==> flow/design.v (excerpt) <==
module top(
        clk, reset, up, down, hsync, vsync, rgb, pmod_switch, pause_switch,
         MISO, SW, SS, MOSI, SCLK, LED, an, seg
    );
Size in the first run: ~1900 cells after synthesis, about 260 flip-flops, ~41 I/O pins, roughly 0.014 mm² of cells after synthesis.
make LEC_CHECK=0 ABC_AREA=1 CAP_MARGIN=20 CORE_ASPECT_RATIO=1.29 CORE_MARGIN=2 CORE_UTILIZATION=20 CTS_CLUSTER_DIAMETER=139 HOLD_SLACK_MARGIN=0.15 MAX_ROUTING_LAYER=met4 SETUP_SLACK_MARGIN=1.22 SLEW_MARGIN=5 TNS_END_PERCENT=35 finish   # period 6.83 ns
run.sh (not shown) runs the stock make flow with config.mk's settings and CLKGATE_MAP_FILE=.
The first run completed with no timing, DRC or antenna violations.
Rerun with:
- ABC_AREA: 1 -> unset
- CORE_ASPECT_RATIO: 1.29 -> unset
- CORE_UTILIZATION: 20 -> 17
- CTS_CLUSTER_DIAMETER: 139 -> unset
- HOLD_SLACK_MARGIN: 0.15 -> unset
- MAX_ROUTING_LAYER: met4 -> unset
- SETUP_SLACK_MARGIN: 1.22 -> unset
- SLEW_MARGIN: 5 -> 20
- TNS_END_PERCENT: 35 -> unset
- clock period: 6.83 -> 13.7 ns (I/O delays scaled with it)
=> The changed run ran to the end with no violations; routed wire length went down by a few percent; worst setup slack improves by 4.1 ns; register-to-register slack gains 6.3 ns; non-clock buffer count rises by 3.

---

top again, from the RTL that the note above started with.
Settings: LEC_CHECK=0, CAP_MARGIN=20, CORE_MARGIN=2, CORE_UTILIZATION=40, CTS_CLUSTER_SIZE=92, GPL_ROUTABILITY_DRIVEN=0, HOLD_SLACK_MARGIN=0.12, MAX_ROUTING_LAYER=met4, MIN_ROUTING_LAYER=met2, SLEW_MARGIN=20, TNS_END_PERCENT=30; clock period 10.0 ns.
The first run finished but failed the layout checks on DRC.
Edit:
CORE_UTILIZATION = 69   (was 40)
CTS_CLUSTER_DIAMETER = 54   (was unset)
CTS_CLUSTER_SIZE = unset   (was 92)
GPL_ROUTABILITY_DRIVEN = unset   (was 0)
HOLD_SLACK_MARGIN = unset   (was 0.12)
MAX_ROUTING_LAYER = unset   (was met4)
MIN_ROUTING_LAYER = unset   (was met2)
SETUP_SLACK_MARGIN = 0.76   (was unset)
TNS_END_PERCENT = unset   (was 30)
clock period = 7.06 ns   (was 10.0 ns; I/O delays follow)
Effect: This time the run went through all stages and came out clean; hold slack stays flat; final area falls by 1.6%; clock power rises by about 36%; total power rises by 39%.
Edit:
CORE_UTILIZATION = 51   (was 69)
CTS_CLUSTER_DIAMETER = unset   (was 54)
SETUP_SLACK_MARGIN = unset   (was 0.76)
clock period = 5.12 ns   (was 7.06 ns; I/O delays follow)
After rerunning: Worst setup slack got worse by 1900 ps; total power rose by well over a third; global-route usage fell by 6.9 points.
Edit:
ABC_AREA = 1   (was unset)
CORE_UTILIZATION = 69   (was 51)
CTS_CLUSTER_DIAMETER = 54   (was unset)
SETUP_SLACK_MARGIN = 1.92   (was unset)
clock period = 7.81 ns   (was 5.12 ns; I/O delays follow)
Outcome:
- register-to-register slack gets better by 3200 ps
- worst hold slack gets worse by 14 ps
- flip-flop count stays the same
- clock-buffer cell count went up by 8
- sequential share of layout area barely changes
- wire length went up by 5.8%
- cell count went up by 12%
- combinational power went down by 28%
- first-iteration DRC count went up by 18%
- die size went down by 25%
- total power went down by 37%
Edit:
ABC_AREA = unset   (was 1)
CORE_UTILIZATION = 40   (was 69)
CTS_CLUSTER_DIAMETER = unset   (was 54)
SETUP_SLACK_MARGIN = unset   (was 1.92)
clock period = 5.12 ns   (was 7.81 ns; I/O delays follow)
=>
- via count drops by 12%
- die size climbs by 69%
- setup slack is worse by 2500 ps
- count of clock-buffer cells in the layout drops by 2
- non-clock buffer count climbs by 6
- global-route usage drops by 13 points
- routed wire length drops by 7.1%

---

Starting RTL as in the previous note.
==> flow/config.mk <==
export PLATFORM = sky130hd
export DESIGN_NAME = top
export DESIGN_NICKNAME = top
export VERILOG_FILES = /design/flow/design.v
export SDC_FILE = /design/flow/constraint.sdc
export NUM_CORES = 4
export LEC_CHECK = 0
export CAP_MARGIN = 25
export CELL_PAD_IN_SITES_DETAIL_PLACEMENT = 0
export CORE_ASPECT_RATIO = 1.05
export CORE_MARGIN = 2
export CORE_UTILIZATION = 32
export CTS_CLUSTER_DIAMETER = 155
export GPL_ROUTABILITY_DRIVEN = 1
export MAX_ROUTING_LAYER = met4
export MIN_ROUTING_LAYER = met2
export PLACE_DENSITY_LB_ADDON = 0.09
export SLEW_MARGIN = 20
==> flow/constraint.sdc <==
create_clock -name core_clock -period 3.0 [get_ports {clk}]
set_input_delay 0.6000 -clock core_clock [delete_from_list [all_inputs] [get_ports {clk}]]
set_output_delay 0.6000 -clock core_clock [all_outputs]
set_load 0.01 [all_outputs]
The starting point reached the layout checks and failed them: setup timing.
Next try:
Settings changed: CAP_MARGIN 25 to 20, CELL_PAD_IN_SITES_DETAIL_PLACEMENT 0 to unset, CORE_ASPECT_RATIO 1.05 to unset, CORE_UTILIZATION 32 to 40, CTS_CLUSTER_DIAMETER 155 to unset, CTS_CLUSTER_SIZE set to 92, GPL_ROUTABILITY_DRIVEN 1 to unset, HOLD_SLACK_MARGIN set to 0.12, MAX_ROUTING_LAYER met4 to unset, PLACE_DENSITY_LB_ADDON 0.09 to unset.
Clock period 3.0 ns to 10.0 ns, I/O delays scaled along.
After rerunning: The changed run produced a layout that fails on DRC; die size drops by about a fifth; total power drops by well over a third; setup slack gains 5.3 ns; first-iteration DRC count climbs by about a fifth; critical path depth drops by 11; sequential power drops by well over a third; clock-buffer cell count drops by 6; clock power drops by well over a third.
Next try:
Settings changed: ABC_AREA set to 1, CORE_UTILIZATION 40 to 70, CTS_CLUSTER_DIAMETER set to 207, CTS_CLUSTER_SIZE 92 to unset, HOLD_SLACK_MARGIN 0.12 to unset, MIN_ROUTING_LAYER met2 to unset.
Clock period 10.0 ns to 2.99 ns, I/O delays scaled along.
After rerunning:
- This time the run finished clean
- die area shrinks by 42%
- clock power went up to 3.1 times its value
- clock-buffer cell count is lower by 6
- setup slack degrades by 4.8 ns
- wire length increases by 9.7%
- sequential cell count does not change
- cell area increases by 3.0%
- first-iteration DRC count falls by 55%
Next try:
Settings changed: ABC_AREA 1 to unset, CORE_UTILIZATION 70 to 64, CTS_CLUSTER_DIAMETER 207 to unset.
Clock period 2.99 ns to 5.14 ns, I/O delays scaled along.
What happened: Worst setup slack improves by 0.70 ns. Sequential cell count stays the same. Total power falls by 43%. Register-to-register slack improves by 0.70 ns. Via count falls by 14%. First-iteration DRC count falls by 19%. Sequential power falls by about 40%. Final area falls by 4.8%. Final cell count falls by about 16%.
Power figures rest on the tool's default switching activity, not on a simulated workload.
